// Mesh
module Mesh( 
  input         clock, 
  input  [7:0]  io_in_a_0_0, 
  input  [7:0]  io_in_a_1_0, 
  input  [7:0]  io_in_a_2_0, 
  input  [7:0]  io_in_a_3_0, 
  input  [7:0]  io_in_d_0_0, 
  input  [7:0]  io_in_d_1_0, 
  input  [7:0]  io_in_d_2_0, 
  input  [7:0]  io_in_d_3_0, 
  input  [15:0]  io_in_b_0_0, 
  input  [15:0]  io_in_b_1_0, 
  input  [15:0]  io_in_b_2_0, 
  input  [15:0]  io_in_b_3_0, 
  input         io_in_control_0_0_propagate, 
  input         io_in_control_1_0_propagate, 
  input         io_in_control_2_0_propagate, 
  input         io_in_control_3_0_propagate, 
  output reg [15:0] io_out_c_0_0, 
  output reg [15:0] io_out_c_1_0, 
  output reg [15:0] io_out_c_2_0, 
  output reg [15:0] io_out_c_3_0
 );
  wire  mesh_0_0_clock; 		  			
  wire [7:0] mesh_0_0_io_in_a_0;  			
  wire [7:0] mesh_0_0_io_in_b_0; 			
  wire [15:0] mesh_0_0_io_in_d_0; 			
  wire  mesh_0_0_io_in_control_0_propagate; 
  wire [7:0] mesh_0_0_io_out_a_0; 			
  wire [15:0] mesh_0_0_io_out_c_0;			
  wire [7:0] mesh_0_0_io_out_b_0;			
  wire  mesh_0_0_io_out_control_0_propagate;
  wire  mesh_0_1_clock; 
  wire [7:0] mesh_0_1_io_in_a_0; 
  wire [7:0] mesh_0_1_io_in_b_0;
  wire [15:0] mesh_0_1_io_in_d_0;
  wire  mesh_0_1_io_in_control_0_propagate; 
  wire [7:0] mesh_0_1_io_out_a_0; 
  wire [15:0] mesh_0_1_io_out_c_0;
  wire [7:0] mesh_0_1_io_out_b_0;
  wire  mesh_0_1_io_out_control_0_propagate; 
  wire  mesh_0_2_clock; 			
  wire [7:0] mesh_0_2_io_in_a_0; 	
  wire [7:0] mesh_0_2_io_in_b_0; 	
  wire [15:0] mesh_0_2_io_in_d_0; 	
  wire  mesh_0_2_io_in_control_0_propagate; 
  wire [7:0] mesh_0_2_io_out_a_0; 
  wire [15:0] mesh_0_2_io_out_c_0;
  wire [7:0] mesh_0_2_io_out_b_0;
  wire  mesh_0_2_io_out_control_0_propagate; 
  wire  mesh_0_3_clock; 		 
  wire [7:0] mesh_0_3_io_in_a_0; 
  wire [7:0] mesh_0_3_io_in_b_0;
  wire [15:0] mesh_0_3_io_in_d_0;
  wire  mesh_0_3_io_in_control_0_propagate; 
  wire [7:0] mesh_0_3_io_out_a_0; 
  wire [15:0] mesh_0_3_io_out_c_0;
  wire [7:0] mesh_0_3_io_out_b_0;
  wire  mesh_0_3_io_out_control_0_propagate; 
  wire  mesh_1_0_clock;
  wire [7:0] mesh_1_0_io_in_a_0; 
  wire [7:0] mesh_1_0_io_in_b_0;
  ...
Settings: LEC_CHECK=0, CAP_MARGIN=20, CELL_PAD_IN_SITES_DETAIL_PLACEMENT=1, CELL_PAD_IN_SITES_GLOBAL_PLACEMENT=1, CORE_ASPECT_RATIO=0.99, CORE_MARGIN=5, CORE_UTILIZATION=57, CTS_CLUSTER_DIAMETER=254, GPL_ROUTABILITY_DRIVEN=1, PLACE_DENSITY=0.75, SETUP_SLACK_MARGIN=2.02, SLEW_MARGIN=20; clock period 8.56 ns.
run.sh (not shown) runs the stock make flow with config.mk's settings and CLKGATE_MAP_FILE=.
==> next run, changes <==
Settings changed: CELL_PAD_IN_SITES_DETAIL_PLACEMENT 1 to unset, CELL_PAD_IN_SITES_GLOBAL_PLACEMENT 1 to unset, CORE_ASPECT_RATIO 0.99 to unset, CORE_MARGIN 5 to 2, CORE_UTILIZATION 57 to 40, CTS_CLUSTER_DIAMETER 254 to unset, GPL_ROUTABILITY_DRIVEN 1 to unset, PLACE_DENSITY 0.75 to 0.6, SETUP_SLACK_MARGIN 2.02 to unset.
Clock period 8.56 ns to 5.07 ns, I/O delays scaled along.
What happened: Wire length went down by a little under a tenth. Maximum frequency rose by about a fifth. Clock skew rises by 5.1 ps. Cell area climbs by a few percent. Via count went down slightly. Core utilization drops by 18 points.
==> next run, changes <==
Settings changed: CORE_UTILIZATION 40 to 64, PLACE_DENSITY 0.6 to unset.
Clock period 5.07 ns to 4.12 ns, I/O delays scaled along.
What happened: The changed run produced a layout that fails on negative setup slack. Via count rose by 12%. Setup slack gets worse by 700 ps. Die size fell by 37%.
==> next run, changes <==
Settings changed: CORE_UTILIZATION 64 to 72, PLACE_DENSITY set to 0.65.
Clock period 4.12 ns to 4.04 ns, I/O delays scaled along.
- The new run completed and failed the layout checks on negative setup slack
- core utilization climbs by 12 points
- global-route usage grows by 11 points
- first-iteration DRC count increases to 3.2 times its value
- die size falls by 11%
==> next run, changes <==
Settings changed: CTS_CLUSTER_SIZE set to 79, SETUP_SLACK_MARGIN set to -0.39.
Clock period 4.04 ns to 4.0 ns, I/O delays scaled along.
=> The new run ran to the end with violations: negative setup slack; setup slack improved by 28 ps; clock-buffer cell count came out lower by 2; design area came out lower by a few percent.
==> next run, changes <==
Settings changed: SETUP_SLACK_MARGIN -0.39 to 0.92.
Clock period 4.0 ns to 3.14 ns, I/O delays scaled along.
Effect:
- This time the run died in global routing (5_1_grt)
- area after synthesis stays the same
- synthesized cell count does not change
- die size is unchanged

## build 40
Starting RTL as in the previous note.
export LEC_CHECK = 0
export CAP_MARGIN = 20
export CELL_PAD_IN_SITES_DETAIL_PLACEMENT = 1
export CELL_PAD_IN_SITES_GLOBAL_PLACEMENT = 0
export CORE_ASPECT_RATIO = 1.4
export CORE_MARGIN = 8
export CORE_UTILIZATION = 59
export CTS_CLUSTER_SIZE = 31
export MAX_ROUTING_LAYER = met4
export PLACE_DENSITY_LB_ADDON = 0.22
export SETUP_SLACK_MARGIN = 0.1
export SLEW_MARGIN = 40
create_clock -name core_clock -period 3.98 [get_ports {clock}]
Build 40 did not make it past 4_1_cts, where a tool error ended it.
Relative to build 40, the following input files were edited for build 94:
Settings: SLEW_MARGIN: 40 -> 20; CTS_CLUSTER_SIZE: 31 -> unset; CORE_UTILIZATION: 59 -> 72; CELL_PAD_IN_SITES_DETAIL_PLACEMENT: 1 -> unset; CORE_MARGIN: 8 -> 2; PLACE_DENSITY_LB_ADDON: 0.22 -> unset; CORE_ASPECT_RATIO: 1.4 -> unset; SETUP_SLACK_MARGIN: 0.1 -> unset; ABC_AREA: unset -> 1; CELL_PAD_IN_SITES_GLOBAL_PLACEMENT: 0 -> unset; MAX_ROUTING_LAYER: met4 -> unset; PLACE_DENSITY: unset -> 0.6; the clock period (ns, I/O delays scaled along): 3.98 -> 2.05.
Results
Build 94 did not make it past 5_1_grt, where a tool error ended it. [compare] base=build 40 new=build 94: AND-OR/OR-AND share of the synthesized area grew by 2.3 points, mux contribution to synthesized area went down 12 points. Compared with build 40, build 94 shows a higher Yosys chip area. Simple-gate portion of the synthesized area in build 94 vs build 40: up 6.9 points. Going from build 40 to build 94, count of cell types in the netlist lost 4; number of cells produced by synthesis saw an increase.
diff inputs: build 94 => build 79
Settings: a deleted ABC_AREA that had been 1; a change of CORE_UTILIZATION from 72 to 40; a change of the clock period (ns, I/O delays scaled along) from 2.05 to 5.2.
==> results <==
- Build 94: it failed with a tool error in 5_1_grt, so there are no final results.
- Build 79: no failed stages, no open violations at the end
- Per the comparison of build 79 with build 94, average cell area after synthesis grew by 35%, parity-gate share of the synthesized area counting xor and xnor cells up 0.93 points, number of instances in the placed design fell by 20%, die area grew by 84,000 um^2.
- Compare build 94 and build 79 | synthesized cell count higher: build 94
- Comparing build 94 and build 79, the lower fraction of the mapped netlist area in compound gates was measured on build 79.
- Measured against build 94, the detailed placer's ending HPWL of build 79 comes out at 0.79 times the reference value.
- Comparing build 94 and build 79, the higher post-cts repair resize count is on build 94.
- Build 79 ends up with a cell area after technology mapping that is 4.4% lower than in build 94.
The following lists how build 12 was set up differently from build 79:
Settings: swapping 40 for 58 in CORE_UTILIZATION; swapping 5.2 for 2.27 in the clock period (ns, I/O delays scaled along).
Notes after the runs:
As far as number of buffers on the longest clock path goes, build 12 and build 79 are indistinguishable; the numbers are identical. Build 12 reports its path category of the worst min-delay check as input pin to register while build 79 reports register to register. The flow completed for build 12, but it is not clean: the layout still shows setup timing. Required time of the critical path for build 12 is lower than for build 79. Compared with build 79, build 12 shows a lower worst setup slack for register-to-register paths. Build 12 ends up with a final worst slack that is 2.59 ns lower than in build 79. Chip footprint of build 12 falls short of that of build 79 by more than a quarter. Compared with build 79, build 12 shows a final hold slack that is 0.26 ns lower. Finished layout cell area grows by more than 10% when moving from build 79 to build 12.
## Diff of input files: build 96 against build 12
Settings: changing PLACE_DENSITY from 0.6 to 0.65; changing CORE_UTILIZATION from 58 to 72; setting CTS_CLUSTER_SIZE to 55 for the first time; changing the clock period (ns, I/O delays scaled along) from 2.27 to 2.82.
## What came out
In build 96 the implementation completed, yet the final layout does not meet the checks, the culprit being setup timing.
Build 96 vs build 12 — area growth from synthesis to layout rose 1.5 points.
Clock transition at the register clock pins on the worst setup and hold paths after CTS essentially unchanged between build 96 and build 12.
Changes observed in build 96 relative to build 12: sequential share of layout area lower; clock skew higher.

Starting RTL as in the previous note.
make LEC_CHECK=0 ABC_AREA=1 CAP_MARGIN=20 CELL_PAD_IN_SITES_DETAIL_PLACEMENT=2 CELL_PAD_IN_SITES_GLOBAL_PLACEMENT=1 CORE_MARGIN=6 CORE_UTILIZATION=40 CTS_CLUSTER_SIZE=87 HOLD_SLACK_MARGIN=0.18 MAX_ROUTING_LAYER=met4 PLACE_DENSITY=0.46 SLEW_MARGIN=30 TNS_END_PERCENT=85 finish   # period 5.2 ns
The first run ran to the end with no violations.
Then changed:
- ABC_AREA: 1 -> default
- CELL_PAD_IN_SITES_DETAIL_PLACEMENT: 2 -> default
- CELL_PAD_IN_SITES_GLOBAL_PLACEMENT: 1 -> 2
- CORE_MARGIN: 6 -> 2
- CORE_UTILIZATION: 40 -> 57
- CTS_CLUSTER_DIAMETER: default -> 64
- CTS_CLUSTER_SIZE: 87 -> 49
- GPL_TIMING_DRIVEN: default -> 0
- HOLD_SLACK_MARGIN: 0.18 -> default
- MAX_ROUTING_LAYER: met4 -> default
- PLACE_DENSITY: 0.46 -> 0.6
- TNS_END_PERCENT: 85 -> default
Clock-buffer cell count came out lower by 97.
Fmax goes down slightly.
Setup slack got worse by 0.045 ns.
Die area is lower by a quarter to a third.
Non-clock buffer count stays the same.
Via count falls by about a fifth.
Core utilization rises by 19 points.
Routed wire length is lower by a quarter to a third.
Sequential share of layout area goes up by 1.1 points.
Final cell count is lower by a quarter to a third.
Then changed:
- CELL_PAD_IN_SITES_GLOBAL_PLACEMENT: 2 -> default
- CORE_UTILIZATION: 57 -> 64
- CTS_CLUSTER_DIAMETER: 64 -> default
- CTS_CLUSTER_SIZE: 49 -> default
- GPL_TIMING_DRIVEN: 0 -> default
- PLACE_DENSITY: 0.6 -> default
- SETUP_SLACK_MARGIN: default -> 0.79
- SLEW_MARGIN: 30 -> 20
- clock period: 5.2 -> 4.19 ns (I/O delays scaled with it)
Now the flow completed, yet does not pass: setup timing.
Hold slack improves by 0.028 ns.
Worst setup slack degrades by 0.65 ns.
Maximum frequency rises by a little under a tenth.
Synthesized cell count stays the same.
Design area rises by about a fifth.
Then changed:
- CORE_UTILIZATION: 64 -> 65
- SETUP_SLACK_MARGIN: 0.79 -> 0.83
- clock period: 4.19 -> 3.52 ns (I/O delays scaled with it)
=> The changed run finished with setup timing left; hold slack gains 0.0036 ns; global-route usage is higher by 0.24 points; synthesized area is unchanged; cell area grows by 1.7%; via count rose by 1.9%; setup slack is worse by 0.72 ns.
Then changed:
- CORE_UTILIZATION: 65 -> 59
- SETUP_SLACK_MARGIN: 0.83 -> -0.27
The changed run finished but failed the layout checks on setup timing.
Non-clock buffer count came out lower by 14.
Setup slack improved by 0.088 ns.
Wire length falls by 9.5%.
Final cell count went up by 1.4%.
Clock-buffer cell count goes up by 3.
Die size is higher by 10%.
Register-to-register slack gains 0.09 ns.

Starting RTL as in the previous note.
Settings: LEC_CHECK=0, ABC_AREA=1, CAP_MARGIN=20, CORE_MARGIN=2, CORE_UTILIZATION=71, CTS_CLUSTER_DIAMETER=270, PLACE_DENSITY_LB_ADDON=0.11, SLEW_MARGIN=20, TNS_END_PERCENT=5; clock period 4.0 ns.
The baseline produced a layout that fails on setup timing.
Rerun with:
==> flow/config.mk (replaced) <==
export PLATFORM = sky130hd
export DESIGN_NAME = Mesh
export DESIGN_NICKNAME = Mesh
export VERILOG_FILES = /design/flow/design.v
export SDC_FILE = /design/flow/constraint.sdc
export NUM_CORES = 4
export LEC_CHECK = 0
export CAP_MARGIN = 20
export CORE_MARGIN = 2
export CORE_UTILIZATION = 40
export PLACE_DENSITY = 0.6
export SLEW_MARGIN = 20
==> flow/constraint.sdc (replaced) <==
create_clock -name core_clock -period 5.79 [get_ports {clock}]
set_input_delay 1.1580 -clock core_clock [delete_from_list [all_inputs] [get_ports {clock}]]
set_output_delay 1.1580 -clock core_clock [all_outputs]
set_load 0.01 [all_outputs]
Result: With this change the flow produced a clean layout; final cell count went down by about a fifth; routed wire length goes down by a quarter to a third; global-route usage goes down by 19 points; worst setup slack gains 1800 ps; sequential share of layout area is higher by 3.2 points; sequential cell count is unchanged.
Rerun with:
--- a/flow/config.mk
+++ b/flow/config.mk
@@ -7,6 +7,9 @@
 export LEC_CHECK = 0
 export CAP_MARGIN = 20
+export CELL_PAD_IN_SITES_GLOBAL_PLACEMENT = 2
 export CORE_MARGIN = 2
 export CORE_UTILIZATION = 40
+export CTS_CLUSTER_DIAMETER = 64
+export GPL_TIMING_DRIVEN = 0
 export PLACE_DENSITY = 0.6
 export SLEW_MARGIN = 20
==> flow/constraint.sdc (replaced) <==
create_clock -name core_clock -period 5.2 [get_ports {clock}]
set_input_delay 1.0400 -clock core_clock [delete_from_list [all_inputs] [get_ports {clock}]]
set_output_delay 1.0400 -clock core_clock [all_outputs]
set_load 0.01 [all_outputs]
What happened: Cell area grows by 3.8%. Die size does not change. Routed wire length grows by 12%. First-iteration DRC count shrinks by 2.8%. Hold slack got worse by 30 ps. Via count grows by 1.3%. Global-route usage grows by 1.9 points. Non-clock buffer count grows by 193. Setup slack got worse by 410 ps.
Rerun with:
==> flow/config.mk (replaced) <==
export PLATFORM = sky130hd
export DESIGN_NAME = Mesh
export DESIGN_NICKNAME = Mesh
export VERILOG_FILES = /design/flow/design.v
export SDC_FILE = /design/flow/constraint.sdc
export NUM_CORES = 4
export LEC_CHECK = 0
export CAP_MARGIN = 20
export CORE_MARGIN = 2
export CORE_UTILIZATION = 72
export PLACE_DENSITY = 0.65
export SLEW_MARGIN = 20
==> flow/constraint.sdc (replaced) <==
create_clock -name core_clock -period 4.12 [get_ports {clock}]
set_input_delay 0.8240 -clock core_clock [delete_from_list [all_inputs] [get_ports {clock}]]
set_output_delay 0.8240 -clock core_clock [all_outputs]
set_load 0.01 [all_outputs]
Result:
- With this change the flow finished but failed the layout checks on setup timing
- non-clock buffer count climbs by 952
- via count climbs by 29%
- first-iteration DRC count climbs to 3.4 times its value
- global-route usage climbs by 19 points
- register-to-register slack is worse by 1100 ps
- routed wire length climbs by 40%
- design area climbs by 11%
- area after synthesis does not change
- clock-buffer cell count drops by 39
Rerun with:
--- a/flow/config.mk
+++ b/flow/config.mk
@@ -9,4 +9,6 @@
 export CORE_MARGIN = 2
 export CORE_UTILIZATION = 72
+export CTS_CLUSTER_SIZE = 79
 export PLACE_DENSITY = 0.65
+export SETUP_SLACK_MARGIN = 0.97
 export SLEW_MARGIN = 20
==> flow/constraint.sdc (replaced) <==
create_clock -name core_clock -period 5.34 [get_ports {clock}]
set_input_delay 1.0680 -clock core_clock [delete_from_list [all_inputs] [get_ports {clock}]]
set_output_delay 1.0680 -clock core_clock [all_outputs]
set_load 0.01 [all_outputs]
Now the flow completed without violations.
Routed wire length came out lower by 20%.
Critical path depth came out lower by 2.
Core utilization came out lower by 3.6 points.
Worst hold slack degrades by 18 ps.
Count of clock-buffer cells in the layout came out lower by 3.
Die size is unchanged.
Global-route usage came out lower by 4.9 points.
Non-clock buffer count came out lower by 680.
